==> job 7664 <==
==> flow/design.v <==
package calc_pkg;
    typedef struct packed {
        logic on;
        logic off;
        logic mem_rc;
        logic mem_sub;
        logic mem_add;
        logic op_percent;
        logic op_sqrt;
        logic op_div;
        logic op_mul;
        logic op_sub;
        logic op_add;
        logic op_eq;
        logic dot;
        logic num_1;
        logic num_2;
        logic num_3;
        logic num_4;
        logic num_5;
        logic num_6;
        logic num_7;
        logic num_8;
        logic num_9;
        logic num_0;
    } buttons_t;
    typedef enum logic [4:0] {
        B_NONE,          
        B_ON,            
        B_OFF,           
        B_MEM_RC,        
        B_MEM_SUB,       
        B_MEM_ADD,       
        B_OP_PERCENT,    
        B_OP_SQRT,       
        B_OP_DIV,        
        B_OP_MUL,        
        B_OP_SUB,        
        B_OP_ADD,        
        B_OP_EQ,         
        B_DOT,           
        B_NUM_1,         
        B_NUM_2,         
        B_NUM_3,         
        B_NUM_4,         
        B_NUM_5,         
        B_NUM_6,         
        B_NUM_7,         
        B_NUM_8,         
        B_NUM_9,         
        B_NUM_0,         
        B_UNKNOWN        
    } active_button_t;
    function automatic logic isNumberButton(active_button_t active_button);
        isNumberButton = ((active_button >= calc_pkg::B_NUM_1) && (active_button <= calc_pkg::B_NUM_0));
    endfunction
    function automatic logic isOpButton(active_button_t active_button);
        isOpButton = ((active_button >= calc_pkg::B_OP_DIV) && (active_button <= calc_pkg::B_OP_ADD));
    endfunction
    function automatic logic isEqButton(active_button_t active_button);
        isEqButton = (active_button == calc_pkg::B_OP_EQ);
    endfunction
    function automatic logic isDotButton(active_button_t active_button);
        isDotButton = (active_button == calc_pkg::B_DOT);
    endfunction
    typedef logic [3:0] bcd_t;
    function automatic logic [6:0] bcd2segments(bcd_t bcd);
        unique case (bcd)
            4'd0: bcd2segments = 7'b1111110;
            4'd1: bcd2segments = 7'b0110000;
            4'd2: bcd2segments = 7'b1101101;
            4'd3: bcd2segments = 7'b1111001;
            4'd4: bcd2segments = 7'b0110011;
            4'd5: bcd2segments = 7'b1011011;
            4'd6: bcd2segments = 7'b1011111;
            4'd7: bcd2segments = 7'b1110000;
            4'd8: bcd2segments = 7'b1111111;
            4'd9: bcd2segments = 7'b1111011;
            default: bcd2segments = 7'bxxxxxxx;
        endcase
    endfunction
    typedef enum logic [1:0] {
        OP_NONE,
        OP_ADD,
        OP_MUL,
        OP_DIV
    } op_t;
    function automatic op_t button2op(active_button_t active_button);
        unique case (active_button)
            calc_pkg::B_OP_DIV: button2op = calc_pkg::OP_DIV;
            calc_pkg::B_OP_MUL: button2op = calc_pkg::OP_MUL;
            calc_pkg::B_OP_SUB: button2op = calc_pkg::OP_ADD;
            calc_pkg::B_OP_ADD: button2op = calc_pkg::OP_ADD;
            default: button2op = calc_pkg::OP_NONE;
        endcase
    endfunction
    function automatic bcd_t button2bcd(active_button_t active_button);
        unique case (active_button)
            calc_pkg::B_NUM_1: button2bcd = 1;
            calc_pkg::B_NUM_2: button2bcd = 2;
            calc_pkg::B_NUM_3: button2bcd = 3;
            calc_pkg::B_NUM_4: button2bcd = 4;
            calc_pkg::B_NUM_5: button2bcd = 5;
            calc_pkg::B_NUM_6: button2bcd = 6;
            calc_pkg::B_NUM_7: button2bcd = 7;
            calc_pkg::B_NUM_8: button2bcd = 8;
            calc_pkg::B_NUM_9: button2bcd = 9;
            calc_pkg::B_NUM_0: button2bcd = 0;
            default: button2bcd = 0;
        endcase
    endfunction
    parameter NumDigits = 8;
    typedef logic unsigned [$clog2(NumDigits)-1:0] exponent_t;
    typedef struct packed {
        logic error;
        logic sign;
        exponent_t exponent;
        bcd_t [NumDigits-1:0] significand;
    } num_t;
    function automatic num_t neg(num_t num);
        neg = num;
        neg.sign = !num.sign;
    endfunction
endpackage
module alu_add (
    input   logic           clk_i,
    input   logic           rst_i,
    input   logic [36:0]    left_i,      
    input   logic [36:0]    right_i,     
    output  logic           in_ready_o,
    input   logic           in_valid_i,
    output  logic [36:0]    result_o,    
    input   logic           out_ready_i,
    output  logic           out_valid_o
);
typedef enum logic [1:0] {
    S_IDLE,
    S_NORMALIZE,
    S_ADD,
    S_RENORMALIZE
} state_t;
state_t state_d, state_q;
logic [$clog2(calc_pkg::NumDigits):0] counter_d, counter_q;
logic in_ready_d, in_ready_q;
logic out_valid_d, out_valid_q;
assign out_valid_o = out_valid_q;
assign in_ready_o = in_ready_q;
calc_pkg::num_t left_d, left_q;
calc_pkg::num_t right_d, right_q;
calc_pkg::num_t result_d, result_q;
calc_pkg::bcd_t result_extra_d, result_extra_q;
logic carryborrow_d, carryborrow_q;
assign result_o = out_valid_q ? result_q : '0;
logic [4:0] nibble_sum;
always_comb begin
    nibble_sum = 'x;
    carryborrow_d = carryborrow_q;
    if (state_q != S_ADD) begin
        carryborrow_d = 0;
    end else if (left_q.sign == right_q.sign) begin
        nibble_sum =
            left_q.significand[counter_q]
            + right_q.significand[counter_q]
            + 4'(carryborrow_q);
        if (nibble_sum >= 10) begin
            nibble_sum += 6;
        end
        carryborrow_d = nibble_sum[4];
    end else begin
        if (left_q.significand > right_q.significand) begin
            nibble_sum =
                6'(left_q.significand[counter_q])
                - 6'(right_q.significand[counter_q])
                - 6'(carryborrow_q);
        end else begin
            nibble_sum =
                6'(right_q.significand[counter_q])
                - 6'(left_q.significand[counter_q])
                - 6'(carryborrow_q);
        end
        carryborrow_d = nibble_sum[4];
        if ($signed(nibble_sum) < 0) begin
            nibble_sum += 10;
        end
    end
end
always_comb begin
    state_d = state_q;
    out_valid_d = out_valid_q;
    in_ready_d = in_ready_q;
    counter_d = counter_q;
    left_d = left_q;
    right_d = right_q;
    result_d = result_q;
    result_extra_d = result_extra_q;
    unique case (state_q)
        S_IDLE: begin
            result_d = '0;
            if (in_valid_i) begin
                left_d = left_i;
                right_d = right_i;
                state_d = S_NORMALIZE;
                in_ready_d = 0;
            end
        end
        S_NORMALIZE: begin
            if (left_q.exponent < right_q.exponent) begin
                left_d.significand = (left_q.significand >> 4);
                left_d.exponent++;
            end else if (left_q.exponent > right_q.exponent) begin
                right_d.significand = (right_q.significand >> 4);
                right_d.exponent++;
            end else begin
                state_d = S_ADD;
                counter_d = 0;
            end
        end
        S_ADD: begin
            result_d.exponent = left_q.exponent;
            if (left_q.sign == right_q.sign) begin
                result_extra_d = carryborrow_d;
            end
            if (left_q.significand > right_q.significand) begin
                result_d.sign = left_q.sign;
            end else begin
                result_d.sign = right_q.sign;
            end
            result_d.significand[counter_q] = 4'(nibble_sum);
            counter_d++;
            if (counter_d == calc_pkg::NumDigits) begin
                state_d = S_RENORMALIZE;
            end
        end
        S_RENORMALIZE: begin
            if (result_extra_q != '0) begin  
                result_extra_d = '0;
                result_d.significand = ({result_extra_q, result_q.significand} >> 4);
                result_d.exponent++;
                if (result_d.exponent == 0)
                    result_d.error = 1;
            end else if ((result_q.exponent != 0) && (result_q.significand[calc_pkg::NumDigits-1] == 0)) begin  
                result_d.significand = (result_q.significand << 4);
                result_d.exponent--;
            end else begin  
                out_valid_d = 1;
                if (result_d.significand == 0)
                    result_d.sign = 0;
                if (out_valid_q && out_ready_i) begin
                    state_d = S_IDLE;
                    out_valid_d = 0;
                    in_ready_d = 1;
                    result_d = '0;
                end
            end
        end
    endcase
end
always_ff @(posedge clk_i) begin
    if (rst_i) begin
        state_q <= S_IDLE;
        out_valid_q <= 0;
        in_ready_q <= 1;
        counter_q <= '0;
        left_q <= '0;
        right_q <= '0;
        result_q <= '0;
        result_extra_q <= '0;
        carryborrow_q <= 0;
    end else begin
        state_q <= state_d;
        out_valid_q <= out_valid_d;
        in_ready_q <= in_ready_d;
        counter_q <= counter_d;
        left_q <= left_d;
        right_q <= right_d;
        result_q <= result_d;
        result_extra_q <= result_extra_d;
        carryborrow_q <= carryborrow_d;
    end
end
endmodule
==> flow/run.sh <==
#!/bin/bash
# the make line also repeats each setting of config.mk as NAME=value (left out here)
make -C /OpenROAD-flow-scripts/flow DESIGN_CONFIG=/design/flow/config.mk WORK_HOME=/design/flow/orfs CLKGATE_MAP_FILE= finish
==> flow/config.mk <==
export PLATFORM = sky130hd
export DESIGN_NAME = alu_add
export DESIGN_NICKNAME = alu_add
export VERILOG_FILES = /design/flow/design.v
export SDC_FILE = /design/flow/constraint.sdc
export NUM_CORES = 4
export LEC_CHECK = 0
export CAP_MARGIN = 35
export CORE_MARGIN = 2
export CORE_UTILIZATION = 70
export CTS_CLUSTER_SIZE = 32
export HOLD_SLACK_MARGIN = 0.29
export MAX_ROUTING_LAYER = met5
export PLACE_DENSITY = 0.65
export SLEW_MARGIN = 15
export TNS_END_PERCENT = 45
==> flow/constraint.sdc <==
create_clock -name core_clock -period 3.79 [get_ports {clk_i}]
set_input_delay 0.7580 -clock core_clock [delete_from_list [all_inputs] [get_ports {clk_i}]]
set_output_delay 0.7580 -clock core_clock [all_outputs]
set_load 0.01 [all_outputs]
==> job 2065 (differences from job 7664) <==
- CORE_ASPECT_RATIO: not set -> 1.72
- CORE_UTILIZATION: 70 -> 40
- CTS_CLUSTER_SIZE: 32 -> not set
- HOLD_SLACK_MARGIN: 0.29 -> -0.09
- MAX_ROUTING_LAYER: met5 -> not set
- PLACE_DENSITY: 0.65 -> not set
- PLACE_DENSITY_LB_ADDON: not set -> 0.09
- SLEW_MARGIN: 15 -> 10
- TNS_END_PERCENT: 45 -> not set
==> flow/constraint.sdc (replaced) <==
create_clock -name core_clock -period 2.96 [get_ports {clk_i}]
set_input_delay 0.5920 -clock core_clock [delete_from_list [all_inputs] [get_ports {clk_i}]]
set_output_delay 0.5920 -clock core_clock [all_outputs]
set_load 0.01 [all_outputs]
==> results <==
| item | job 7664 | job 2065 |
|---|---|---|
| Result of the run | did not finish | complete, but fails checks |
| Stage where the flow stopped | 5_1_grt | - |
| Reasons for failing layout checks | - | negative setup slack |
| Routability congestion estimate | 0.949 | 0.935 |
| Number of synthesis warnings | 1 | 1 |
| Adder-Cell Fraction of Synth Area | 10.0% | 10.0% |
| Post-synthesis area per instance | 8.46 µm² | 8.46 µm² |
| FP Util | 72.1% | 40.8% |
| Detail Placement HPWL | 18900 µm | 23500 µm |
| Die width | 115 µm | 116 µm |
| Yosys stat area | 8690 µm² | 8690 µm² |
| Multiplexer share of the synthesized area | 11.8% | 11.8% |
| Most common cell in the synthesized netlist | dfxtp_1 | dfxtp_1 |
| DIE AREA | 13300 µm² | 23000 µm² |
| Worst Setup Slack post-DPL | -0.174 ns | -0.872 ns |
| Die H | 115 µm | 197 µm |
| Cells in synth_stat.txt | 1028 | 1028 |
| Most used DFF post-synth | dfxtp_1 | dfxtp_1 |
| Instance area after placement | 10100 µm² | 11300 µm² |
| Number of cells after detailed placement | 1283 | 1525 |
| Buffers inserted by post-CTS timing repair | 4 | 8 |
| CTS root buf | clkbuf_16 | clkbuf_16 |
| Number of buffers inserted during clock tree synthesis | 17 | 17 |
| Count of flip-flops with a built-in enable after synthesis | 0 | 0 |
| XOR/XNOR share of the synthesized area | 2.30% | 2.30% |
| Core ar. | 12100 µm² | 21300 µm² |
| Compound-Gate Fraction of Synth Area | 23.4% | 23.4% |
| Number of resized instances in the post-cts repair step | 15 | 25 |
| Number of rows in the core area | 40 | 70 |
